==> inputs of 02-18 <==
Design WorkingFinal, start of the top module:
module WorkingFinal(input clk, input reset, input wire[15:0] mem_rdata, output wire[15:0] mem_addr, output wire[15:0] mem_wdata, output wire mem_we, output wire halt);
clock: 15.3 ns
lec_check: 0
abc_area: 1
cap_margin: 20
core_aspect_ratio: 0.5
core_margin: 2
core_utilization: 72
cts_cluster_diameter: 385
cts_cluster_size: 98
slew_margin: 35
tns_end_percent: 5
run.sh (not shown) runs the stock make flow with config.mk's settings and CLKGATE_MAP_FILE=.
==> inputs of 07-07, as changes to 02-18 <==
==> flow/config.mk (replaced) <==
export PLATFORM = sky130hd
export DESIGN_NAME = WorkingFinal
export DESIGN_NICKNAME = WorkingFinal
export VERILOG_FILES = /design/flow/design.v
export SDC_FILE = /design/flow/constraint.sdc
export NUM_CORES = 4
export LEC_CHECK = 0
export CAP_MARGIN = 20
export CORE_MARGIN = 2
export CORE_UTILIZATION = 58
export SETUP_SLACK_MARGIN = 5.0
export SLEW_MARGIN = 20
export TNS_END_PERCENT = 5
==> flow/constraint.sdc (replaced) <==
create_clock -name core_clock -period 30.0 [get_ports {clk}]
set_input_delay 6.0000 -clock core_clock [delete_from_list [all_inputs] [get_ports {clk}]]
set_output_delay 6.0000 -clock core_clock [all_outputs]
set_load 0.01 [all_outputs]
==> inputs of 08-19, as changes to 02-18 <==
==> flow/config.mk (replaced) <==
export PLATFORM = sky130hd
export DESIGN_NAME = WorkingFinal
export DESIGN_NICKNAME = WorkingFinal
export VERILOG_FILES = /design/flow/design.v
export SDC_FILE = /design/flow/constraint.sdc
export NUM_CORES = 4
export LEC_CHECK = 0
export CAP_MARGIN = 20
export CORE_MARGIN = 2
export CORE_UTILIZATION = 69
export MAX_ROUTING_LAYER = met4
export PLACE_DENSITY = 0.62
export SLEW_MARGIN = 20
export TNS_END_PERCENT = 5
==> flow/constraint.sdc (replaced) <==
create_clock -name core_clock -period 25.7 [get_ports {clk}]
set_input_delay 5.1400 -clock core_clock [delete_from_list [all_inputs] [get_ports {clk}]]
set_output_delay 5.1400 -clock core_clock [all_outputs]
set_load 0.01 [all_outputs]
==> notes <==
- 02-18 never finished: it broke off in global routing (5_1_grt). 08-19 reached the layout checks and failed them: setup timing. 07-07 finished with timing, DRC and antenna clean.
- Of 07-07 and 08-19, 08-19 has the higher sequential share of layout area (gap 0.91 points).
- Between 07-07 and 08-19, the lower non-clock buffer count is in 08-19 (gap 36).
- In 08-19 the die size is higher than in 02-18, by 9.0%.
- Final cell count: 07-07 is higher than 08-19 (about 3.2%).
- Of 07-07 and 08-19, 08-19 has the higher utilization (gap 11 points).
- Between 08-19 and 07-07, the lower critical path depth is in 08-19 (gap 2).
- Between 08-19 and 07-07, the lower via count is in 07-07 (gap about 2%, measured against 07-07).
- Synthesized cell count: 02-18 is larger than 07-07 (11%).
- Flip-flop count is the same in 08-19 and 07-07.
==> figures <==
| quantity | 02-18 | 07-07 | 08-19 |
|---|---|---|---|
| Die width | 255 um | 206 um | 190 um |
| Reg2reg start | - | RegAluSrcC.D9.Q | RegAluSrcC.D9.Q |
| Metal-1 WL | - | 38.0 mm | 33.7 mm |
| Xor-xnor portion of the synthesized cell area | 3.17% | 4.39% | 4.39% |
| Hold Slack | - | 0.458 ns | 0.460 ns |
| Met2 Routed Length | - | 44.1 mm | 41.0 mm |
| Max-capacitance violation count | - | 0 | 0 |
| Post-CTS setup-driven buffer insertion count | 131 | 166 | 50 |
| Number of slew-limit violations in the final report | - | 0 | 0 |
| Worst Path Arrival | - | 27.66 ns | 28.90 ns |
| Run status | did not finish | no timing/DRC/antenna violations | complete, but fails checks |
| Stage where the flow stopped | global routing (5_1_grt) | - | - |
| Reasons for failing layout checks | - | - | setup timing |
| Final worst path period need | - | 27.26 ns | 28.54 ns |
| Final hold violation count | - | 0 | 0 |
| Weighted congestion reported at the end of routability-driven placement | 1.26 | 1.07 | 1.25 |
| Top cell by count, worst path | - | buf_4 | buf_4 |
| Mean post-synth cell area | 6.80 um2 | 7.94 um2 | 7.94 um2 |
| Peak fanout along the critical path | - | 6 | 11 |
| Highest Clock Rate | - | 36.7 MHz | 35.0 MHz |
| Log Warnings | - | 34 | 33 |

==> 05-24: inputs <==
WorkingFinal again, from the RTL that the note above started with.
make LEC_CHECK=0 ABC_AREA=1 CAP_MARGIN=10 CELL_PAD_IN_SITES_DETAIL_PLACEMENT=0 CELL_PAD_IN_SITES_GLOBAL_PLACEMENT=0 CORE_MARGIN=3 CORE_UTILIZATION=70 CTS_CLUSTER_SIZE=80 GPL_ROUTABILITY_DRIVEN=0 HOLD_SLACK_MARGIN=0.05 PLACE_DENSITY=0.6 SLEW_MARGIN=10 finish   # period 27.0 ns
==> 08-17 (differences from 05-24) <==
ABC_AREA = default   (was 1)
CAP_MARGIN = 20   (was 10)
CELL_PAD_IN_SITES_DETAIL_PLACEMENT = default   (was 0)
CELL_PAD_IN_SITES_GLOBAL_PLACEMENT = default   (was 0)
CORE_MARGIN = 2   (was 3)
CORE_UTILIZATION = 40   (was 70)
GPL_ROUTABILITY_DRIVEN = default   (was 0)
HOLD_SLACK_MARGIN = default   (was 0.05)
MIN_ROUTING_LAYER = met1   (was default)
PLACE_DENSITY = default   (was 0.6)
SLEW_MARGIN = 35   (was 10)
TNS_END_PERCENT = 25   (was default)
==> flow/constraint.sdc (replaced) <==
create_clock -name core_clock -period 30.0 [get_ports {clk}]
set_input_delay 6.0000 -clock core_clock [delete_from_list [all_inputs] [get_ports {clk}]]
set_output_delay 6.0000 -clock core_clock [all_outputs]
set_load 0.01 [all_outputs]
==> 07-23 (differences from 05-24) <==
CAP_MARGIN = 20   (was 10)
CELL_PAD_IN_SITES_DETAIL_PLACEMENT = default   (was 0)
CELL_PAD_IN_SITES_GLOBAL_PLACEMENT = default   (was 0)
CORE_MARGIN = 2   (was 3)
CORE_UTILIZATION = 53   (was 70)
CTS_CLUSTER_SIZE = 100   (was 80)
GPL_ROUTABILITY_DRIVEN = default   (was 0)
HOLD_SLACK_MARGIN = default   (was 0.05)
PLACE_DENSITY = default   (was 0.6)
SLEW_MARGIN = 20   (was 10)
==> flow/constraint.sdc (replaced) <==
create_clock -name core_clock -period 16.4 [get_ports {clk}]
set_input_delay 3.2800 -clock core_clock [delete_from_list [all_inputs] [get_ports {clk}]]
set_output_delay 3.2800 -clock core_clock [all_outputs]
set_load 0.01 [all_outputs]
==> 03-21 (differences from 05-24) <==
CELL_PAD_IN_SITES_GLOBAL_PLACEMENT = 1   (was 0)
CORE_UTILIZATION = 17   (was 70)
GPL_ROUTABILITY_DRIVEN = 1   (was 0)
MAX_ROUTING_LAYER = met4   (was default)
MIN_ROUTING_LAYER = met2   (was default)
PLACE_DENSITY = default   (was 0.6)
PLACE_DENSITY_LB_ADDON = 0.23   (was default)
SLEW_MARGIN = 0   (was 10)
==> flow/constraint.sdc (replaced) <==
create_clock -name core_clock -period 28.0 [get_ports {clk}]
set_input_delay 5.6000 -clock core_clock [delete_from_list [all_inputs] [get_ports {clk}]]
set_output_delay 5.6000 -clock core_clock [all_outputs]
set_load 0.01 [all_outputs]
==> qor summary <==
| metric | 07-23 | 08-17 | 03-21 | 05-24 |
|---|---|---|---|---|
| Register Area | - | 5730 um2 | 5730 um2 | - |
| Reg2Reg Launch Point | - | RegAluSrcC.D9.Q$_DFF_P_ | ir1.IR.D5.Q$_DFFE_PP_ | - |
| Sequential share of cell area | - | 0.216 | 0.196 | - |
| Fraction of the cycle the final worst path needs | - | 0.948 | 0.946 | - |
| Outcome | stopped before the end | no timing/DRC/antenna violations | no timing/DRC/antenna violations | stopped before the end |
| Stage where the flow stopped | 5_1_grt | - | - | 5_1_grt |
| Final RePlAce weighted congestion | 1.07 | 1.01 | 0.995 | - |
| Buffer-and-inverter tally for the worst setup path | - | 5 | 17 | - |
| Data buffer area share | - | 0.0486 | 0.0792 | - |
| Post-route clock skew | - | 0.0124 ns | 0.0193 ns | - |
| Logic area | - | 17200 um2 | 16100 um2 | - |
| Post-CTS resize count | 188 | 1 | 17 | 50 |
| Biggest area consumer among cell classes | - | multi-input combinational cells | multi-input combinational cells | - |
| Total Routed Length | - | 101000 um | 125000 um | - |
| CP Data Arrival Time | - | 28.73 ns | 26.97 ns | - |
| DR WL met2 | - | 44600 um | 60500 um | - |

==> 05-04 <==
Starting RTL as in the previous note.
clock: 17.2 ns
lec_check: 0
abc_area: 0
cap_margin: 5
cell_pad_in_sites_detail_placement: 2
core_aspect_ratio: 0.63
core_margin: 6
core_utilization: 40
cts_cluster_size: 13
max_routing_layer: met5
min_routing_layer: met1
setup_slack_margin: 0.75
slew_margin: 40
tns_end_percent: 40
==> 01-18: changes against 05-04 <==
ABC_AREA = default   (was 0)
CAP_MARGIN = 20   (was 5)
CELL_PAD_IN_SITES_DETAIL_PLACEMENT = default   (was 2)
CORE_ASPECT_RATIO = default   (was 0.63)
CORE_MARGIN = 2   (was 6)
CORE_UTILIZATION = 65   (was 40)
CTS_CLUSTER_SIZE = default   (was 13)
MAX_ROUTING_LAYER = default   (was met5)
MIN_ROUTING_LAYER = default   (was met1)
SETUP_SLACK_MARGIN = 5.0   (was 0.75)
SLEW_MARGIN = 20   (was 40)
TNS_END_PERCENT = default   (was 40)
==> flow/constraint.sdc (replaced) <==
create_clock -name core_clock -period 19.3 [get_ports {clk}]
set_input_delay 3.8600 -clock core_clock [delete_from_list [all_inputs] [get_ports {clk}]]
set_output_delay 3.8600 -clock core_clock [all_outputs]
set_load 0.01 [all_outputs]
==> 02-11: changes against 05-04 <==
ABC_AREA = default   (was 0)
CAP_MARGIN = 20   (was 5)
CELL_PAD_IN_SITES_DETAIL_PLACEMENT = default   (was 2)
CORE_ASPECT_RATIO = default   (was 0.63)
CORE_MARGIN = 2   (was 6)
CORE_UTILIZATION = 61   (was 40)
CTS_CLUSTER_SIZE = default   (was 13)
HOLD_SLACK_MARGIN = 0.3   (was default)
MAX_ROUTING_LAYER = default   (was met5)
MIN_ROUTING_LAYER = default   (was met1)
SETUP_SLACK_MARGIN = -1.28   (was 0.75)
SLEW_MARGIN = 20   (was 40)
TNS_END_PERCENT = default   (was 40)
==> flow/constraint.sdc (replaced) <==
create_clock -name core_clock -period 24.3 [get_ports {clk}]
set_input_delay 4.8600 -clock core_clock [delete_from_list [all_inputs] [get_ports {clk}]]
set_output_delay 4.8600 -clock core_clock [all_outputs]
set_load 0.01 [all_outputs]
==> comparison table <==
	02-11	01-18	05-04
Outcome	finished with violations	stopped before the end	stopped before the end
Failing step	-	global routing	detailed placement
Layout check failures	negative setup slack	-	-
Area of the die	40,540 sq um	38,090 sq um	65,530 sq um
Site row count	72	70	70
Cell count after placement	3,969	3,935	-
Cts-stage hold buffer count	0	0	-
Height of the chip	201.3 microns	195.2 microns	205.4 microns
Cell chosen for the clock root	sky130_fd_sc_hd__clkbuf_16	sky130_fd_sc_hd__clkbuf_16	-
Core Density at Floorplan	61.61%	65.51%	40.72%
Number of buffers inserted by post-CTS setup repair	43	125	-
CTS buffer count	20	21	-
Floorplan Core Area	38,560 sq um	36,260 sq um	58,330 sq um
DIE WIDTH	201.3 microns	195.2 microns	319.0 microns
HPWL after detailed placement	79.46 mm	76.98 mm	-
Placement-stage worst setup slack	-2.530 ns	-6.781 ns	-
Number of clock sinks	238	238	-
Clock tree buffer depth	3	3	-

==> run D: inputs <==
WorkingFinal again, from the RTL that the note above started with.
clock: 15.3 ns
lec_check: 0
abc_area: 1
cap_margin: 20
core_aspect_ratio: 0.71
core_margin: 2
core_utilization: 72
cts_cluster_diameter: 385
cts_cluster_size: 98
setup_slack_margin: 4.52
slew_margin: 20
tns_end_percent: 5
==> run B: changes against run D <==
- ABC_AREA: 1 -> not set
- CORE_ASPECT_RATIO: 0.71 -> not set
- CORE_UTILIZATION: 72 -> 40
- CTS_CLUSTER_DIAMETER: 385 -> not set
- CTS_CLUSTER_SIZE: 98 -> not set
- SETUP_SLACK_MARGIN: 4.52 -> not set
- TNS_END_PERCENT: 5 -> not set
==> flow/constraint.sdc (replaced) <==
create_clock -name core_clock -period 29.0 [get_ports {clk}]
set_input_delay 5.8000 -clock core_clock [delete_from_list [all_inputs] [get_ports {clk}]]
set_output_delay 5.8000 -clock core_clock [all_outputs]
set_load 0.01 [all_outputs]
==> summary.txt <==
State of the implementation.

- The first error in the log reads "[ERROR GRT-0232] Routing congestion too high. Check the congestion heatmap in the GUI".
- The flow did not finish.
- The overflow left after global routing is 4319, for reference.
- The detailed placement HPWL is 74.2 mm, for reference.
- Counting every instance in the synthesized netlist gives 3329.
- Buffers inserted during clock tree synthesis total 6.
- The area fraction in and, or, nand and nor cells is 27.5%, for reference.
- The quantity of gates resized following cts is 112, for reference.
- The met3 track demand over resource is 91.9%, for reference.
- The placed standard-cell area is 27200 um^2, for reference.
- By instance count, the leading cell after synthesis is sky130_fd_sc_hd__nand2_1.
- Per the synthesis report, the number of distinct cell types is 70.
- It got as far as global routing and failed there.
- After Yosys synthesis, XOR and XNOR cells account for 3.17% of the synthesized area.
- Sequential cells were found to cover 25.3% of the synthesized design area.
- The die is 153 um tall.
- The area fraction of the largest cell type after synthesis is 13.1%.
The numbers above come from run D.

==> summary.txt <==
Summary of the current implementation state.

- The run finished with no timing, DRC or antenna violations.
- The placed standard-cell area is 25500 um^2, for reference.
- The report lists the number of cells resized after CTS as 9.
- In the placement report, post-DP HPWL is listed as 80.0 mm.
- The TritonCTS buffer count is 23, for reference.
- The synthesized netlist contains 98 unique library cells.
- The met3 track demand over resource is 3.82%, for reference.
- Synthesis produced a netlist whose cell count is 2990.
- The most popular library cell in the synthesized design by count is sky130_fd_sc_hd__a21oi_1, for reference.
- The overflow left after global routing is 0, for reference.
- Per the OpenROAD floorplan log, the height of the die is 248 um.
- The fraction of the yosys area taken by sequential cells is 24.1%, for reference.
- After Yosys synthesis, and, or, nand and nor cells account for 20.0% of the synthesized area.
The numbers above come from run B.


==> inputs of exp/amber <==
Starting RTL as in the previous note.
clock: 17.2 ns
lec_check: 0
abc_area: 1
cap_margin: 20
cell_pad_in_sites_detail_placement: 2
core_margin: 6
core_utilization: 40
cts_cluster_size: 22
min_routing_layer: met1
setup_slack_margin: 0.75
slew_margin: 35
tns_end_percent: 25
==> exp/onyx: changes against exp/amber <==
==> flow/config.mk (replaced) <==
export PLATFORM = sky130hd
export DESIGN_NAME = WorkingFinal
export DESIGN_NICKNAME = WorkingFinal
export VERILOG_FILES = /design/flow/design.v
export SDC_FILE = /design/flow/constraint.sdc
export NUM_CORES = 4
export LEC_CHECK = 0
export CAP_MARGIN = 20
export CORE_MARGIN = 2
export CORE_UTILIZATION = 50
export HOLD_SLACK_MARGIN = 0.3
export SETUP_SLACK_MARGIN = 4.5
export SLEW_MARGIN = 20
==> flow/constraint.sdc (replaced) <==
create_clock -name core_clock -period 16.1 [get_ports {clk}]
set_input_delay 3.2200 -clock core_clock [delete_from_list [all_inputs] [get_ports {clk}]]
set_output_delay 3.2200 -clock core_clock [all_outputs]
set_load 0.01 [all_outputs]
==> exp/willow: changes against exp/amber <==
==> flow/config.mk (replaced) <==
export PLATFORM = sky130hd
export DESIGN_NAME = WorkingFinal
export DESIGN_NICKNAME = WorkingFinal
export VERILOG_FILES = /design/flow/design.v
export SDC_FILE = /design/flow/constraint.sdc
export NUM_CORES = 4
export LEC_CHECK = 0
export CAP_MARGIN = 20
export CORE_MARGIN = 2
export CORE_UTILIZATION = 65
export SETUP_SLACK_MARGIN = 5.0
export SLEW_MARGIN = 20
==> flow/constraint.sdc (replaced) <==
create_clock -name core_clock -period 30.0 [get_ports {clk}]
set_input_delay 6.0000 -clock core_clock [delete_from_list [all_inputs] [get_ports {clk}]]
set_output_delay 6.0000 -clock core_clock [all_outputs]
set_load 0.01 [all_outputs]
==> comparison table <==
Status: exp/willow did not finish; exp/onyx finished with violations; exp/amber did not finish
Failing step: exp/willow global routing; exp/onyx -; exp/amber detailed placement
Violated checks: exp/willow -; exp/onyx setup timing; exp/amber -
Post-cts gate resize count: exp/willow 250; exp/onyx 38; exp/amber -
Floorplan die width: exp/willow 195.2 µm; exp/onyx 222.0 µm; exp/amber 249.9 µm
Average cell area after synthesis: exp/willow 7.944 µm²; exp/onyx 7.944 µm²; exp/amber 6.798 µm²
Leading area contributor after synthesis: exp/willow sky130_fd_sc_hd__edfxtp_1; exp/onyx sky130_fd_sc_hd__edfxtp_1; exp/amber sky130_fd_sc_hd__nand2_1
CTS buffer count: exp/willow 22; exp/onyx 20; exp/amber -
Root buffer selected by CTS: exp/willow sky130_fd_sc_hd__clkbuf_16; exp/onyx sky130_fd_sc_hd__clkbuf_16; exp/amber -
Core area: exp/willow 36260 µm²; exp/onyx 46750 µm²; exp/amber 55520 µm²
Post-cts hold buffer count: exp/willow 0; exp/onyx 0; exp/amber -
Post-Syn Area: exp/willow 23750 µm²; exp/onyx 23750 µm²; exp/amber 22630 µm²
Compound-gate portion of the synthesized area: exp/willow 28.04%; exp/onyx 28.04%; exp/amber 21.00%
Buffer depth of the longest clock path: exp/willow 3; exp/onyx 3; exp/amber -
H-tree Lvls: exp/willow 1; exp/onyx 1; exp/amber -
Yosys stat cell total: exp/willow 2990; exp/onyx 2990; exp/amber 3329
Adders+Majority by Area: exp/willow 12.03%; exp/onyx 12.03%; exp/amber 12.63%
Parity-gate share of the synthesized area counting xor and xnor cells: exp/willow 4.388%; exp/onyx 4.388%; exp/amber 3.173%
GPL Wtd Cong: exp/willow 1.100; exp/onyx 1.046; exp/amber 1.038
